// cordic_magphase
module cordic_magphase #(
    parameter integer INPUT_WIDTH      = 16,
    parameter integer INT_WIDTH        = 32,
    parameter integer ITERATIONS       = 32,
    parameter integer GAIN_FRAC_BITS   = 28,
    parameter integer OUTPUT_FRAC_BITS = 14
) (
    input  wire                          clk,
    input  wire                          rst_n,
    input  wire                          start,
    input  wire signed [INPUT_WIDTH-1:0] x_in,
    input  wire signed [INPUT_WIDTH-1:0] y_in,
    output reg                           busy,
    output reg                           done,
    output reg  signed [INT_WIDTH-1:0]   magnitude,
    output reg  signed [INT_WIDTH-1:0]   phase
);
    localparam IDLE         = 2'd0;
    localparam ITERATE      = 2'd1;
    localparam POST_PROCESS = 2'd2;
    localparam DONE_STATE   = 2'd3;
    reg [1:0] state, state_next;
    reg signed [INT_WIDTH-1:0] x_reg, y_reg, x_next, y_next;
    reg signed [INT_WIDTH-1:0] z_reg, z_next;
    reg [5:0]                  iter_cnt, iter_cnt_next;
    reg signed [1:0] pi_correction, pi_correction_next;  
    localparam [31:0] PI_CONST32    = 32'h3243F6A8;  
    localparam [31:0] TWOPI_CONST32 = 32'h6487ED51;  
    localparam [31:0] K_INV32       = 32'd162600000;
    localparam signed [INT_WIDTH-1:0] PI_CONST    = {{(INT_WIDTH-32){PI_CONST32[31]}}, PI_CONST32};
    localparam signed [INT_WIDTH-1:0] TWOPI_CONST = {{(INT_WIDTH-32){TWOPI_CONST32[31]}}, TWOPI_CONST32};
    localparam signed [INT_WIDTH-1:0] K_INV       = {{(INT_WIDTH-32){K_INV32[31]}}, K_INV32};
    function signed [31:0] atan_lut;
        input [4:0] idx;
        begin
            case (idx)
                4'd0:  atan_lut = 32'sh0C90FDAA;
                4'd1:  atan_lut = 32'sh076B19C1;
                4'd2:  atan_lut = 32'sh03EB6EBF;
                4'd3:  atan_lut = 32'sh01FD5BA9;
                4'd4:  atan_lut = 32'sh00FFAAE0;
                4'd5:  atan_lut = 32'sh007FF55B;
                4'd6:  atan_lut = 32'sh003FFEA8;
                4'd7:  atan_lut = 32'sh001FFFDA;
                4'd8:  atan_lut = 32'sh000FFFEF;
                4'd9:  atan_lut = 32'sh0007FFFF;
                4'd10: atan_lut = 32'sh0003FFFF;
                4'd11: atan_lut = 32'sh0001FFFF;
  ...
Size: ~3600 cells after synthesis, about 160 flip-flops.
clock: 6.44 ns
lec_check: 0
cap_margin: 20
cell_pad_in_sites_detail_placement: 2
cell_pad_in_sites_global_placement: 1
core_aspect_ratio: 0.85
core_margin: 10
core_utilization: 19
cts_cluster_diameter: 112
max_routing_layer: met4
min_routing_layer: met2
place_density_lb_addon: 0.11
setup_slack_margin: 0.49
slew_margin: 20
tns_end_percent: 80
run.sh (not shown) runs the stock make flow with config.mk's settings and CLKGATE_MAP_FILE=.
The baseline finished with setup timing left.
Then changed:
ABC_AREA = 1   (was default)
CELL_PAD_IN_SITES_DETAIL_PLACEMENT = 0   (was 2)
CELL_PAD_IN_SITES_GLOBAL_PLACEMENT = 3   (was 1)
CORE_UTILIZATION = 39   (was 19)
CTS_CLUSTER_DIAMETER = 304   (was 112)
CTS_CLUSTER_SIZE = 88   (was default)
GPL_TIMING_DRIVEN = 0   (was default)
MAX_ROUTING_LAYER = default   (was met4)
MIN_ROUTING_LAYER = default   (was met2)
PLACE_DENSITY_LB_ADDON = default   (was 0.11)
SETUP_SLACK_MARGIN = -0.64   (was 0.49)
TNS_END_PERCENT = 40   (was 80)
What happened: The changed run reached the layout checks and failed them: setup timing; core utilization went up by 16 points; via count went down by a quarter to a third; non-clock buffer count went down by 964; flip-flop count stays the same; global-route usage went down by 0.72 points; synthesized area went up by roughly a tenth.

---

Starting RTL as in the previous note.
==> flow/config.mk <==
export PLATFORM = sky130hd
export DESIGN_NAME = cordic_magphase
export DESIGN_NICKNAME = cordic_magphase
export VERILOG_FILES = /design/flow/design.v
export SDC_FILE = /design/flow/constraint.sdc
export NUM_CORES = 4
export LEC_CHECK = 0
export CAP_MARGIN = 20
export CELL_PAD_IN_SITES_DETAIL_PLACEMENT = 0
export CELL_PAD_IN_SITES_GLOBAL_PLACEMENT = 0
export CORE_ASPECT_RATIO = 0.85
export CORE_MARGIN = 5
export CORE_UTILIZATION = 54
export CTS_CLUSTER_DIAMETER = 170
export SLEW_MARGIN = 20
==> flow/constraint.sdc <==
create_clock -name core_clock -period 7.91 [get_ports {clk}]
set_input_delay 1.5820 -clock core_clock [delete_from_list [all_inputs] [get_ports {clk}]]
set_output_delay 1.5820 -clock core_clock [all_outputs]
set_load 0.01 [all_outputs]
Change:
Settings changed: CELL_PAD_IN_SITES_DETAIL_PLACEMENT 0 to 1, CELL_PAD_IN_SITES_GLOBAL_PLACEMENT 0 to 3, CORE_MARGIN 5 to 10, CORE_UTILIZATION 54 to 19.
Clock period 7.91 ns to 6.44 ns, I/O delays scaled along.
The changed run produced a layout that fails on negative setup slack. Cell area rose by 33%. Worst setup slack degrades by 1.4 ns. Non-clock buffer count went up by 959. Synthesized cell count does not change. Critical path depth came out lower by 1. Fmax rose by 0.41%. Synthesized area does not change. Sequential share of layout area went down by 2.9 points. Count of clock-buffer cells in the layout is higher by 2.
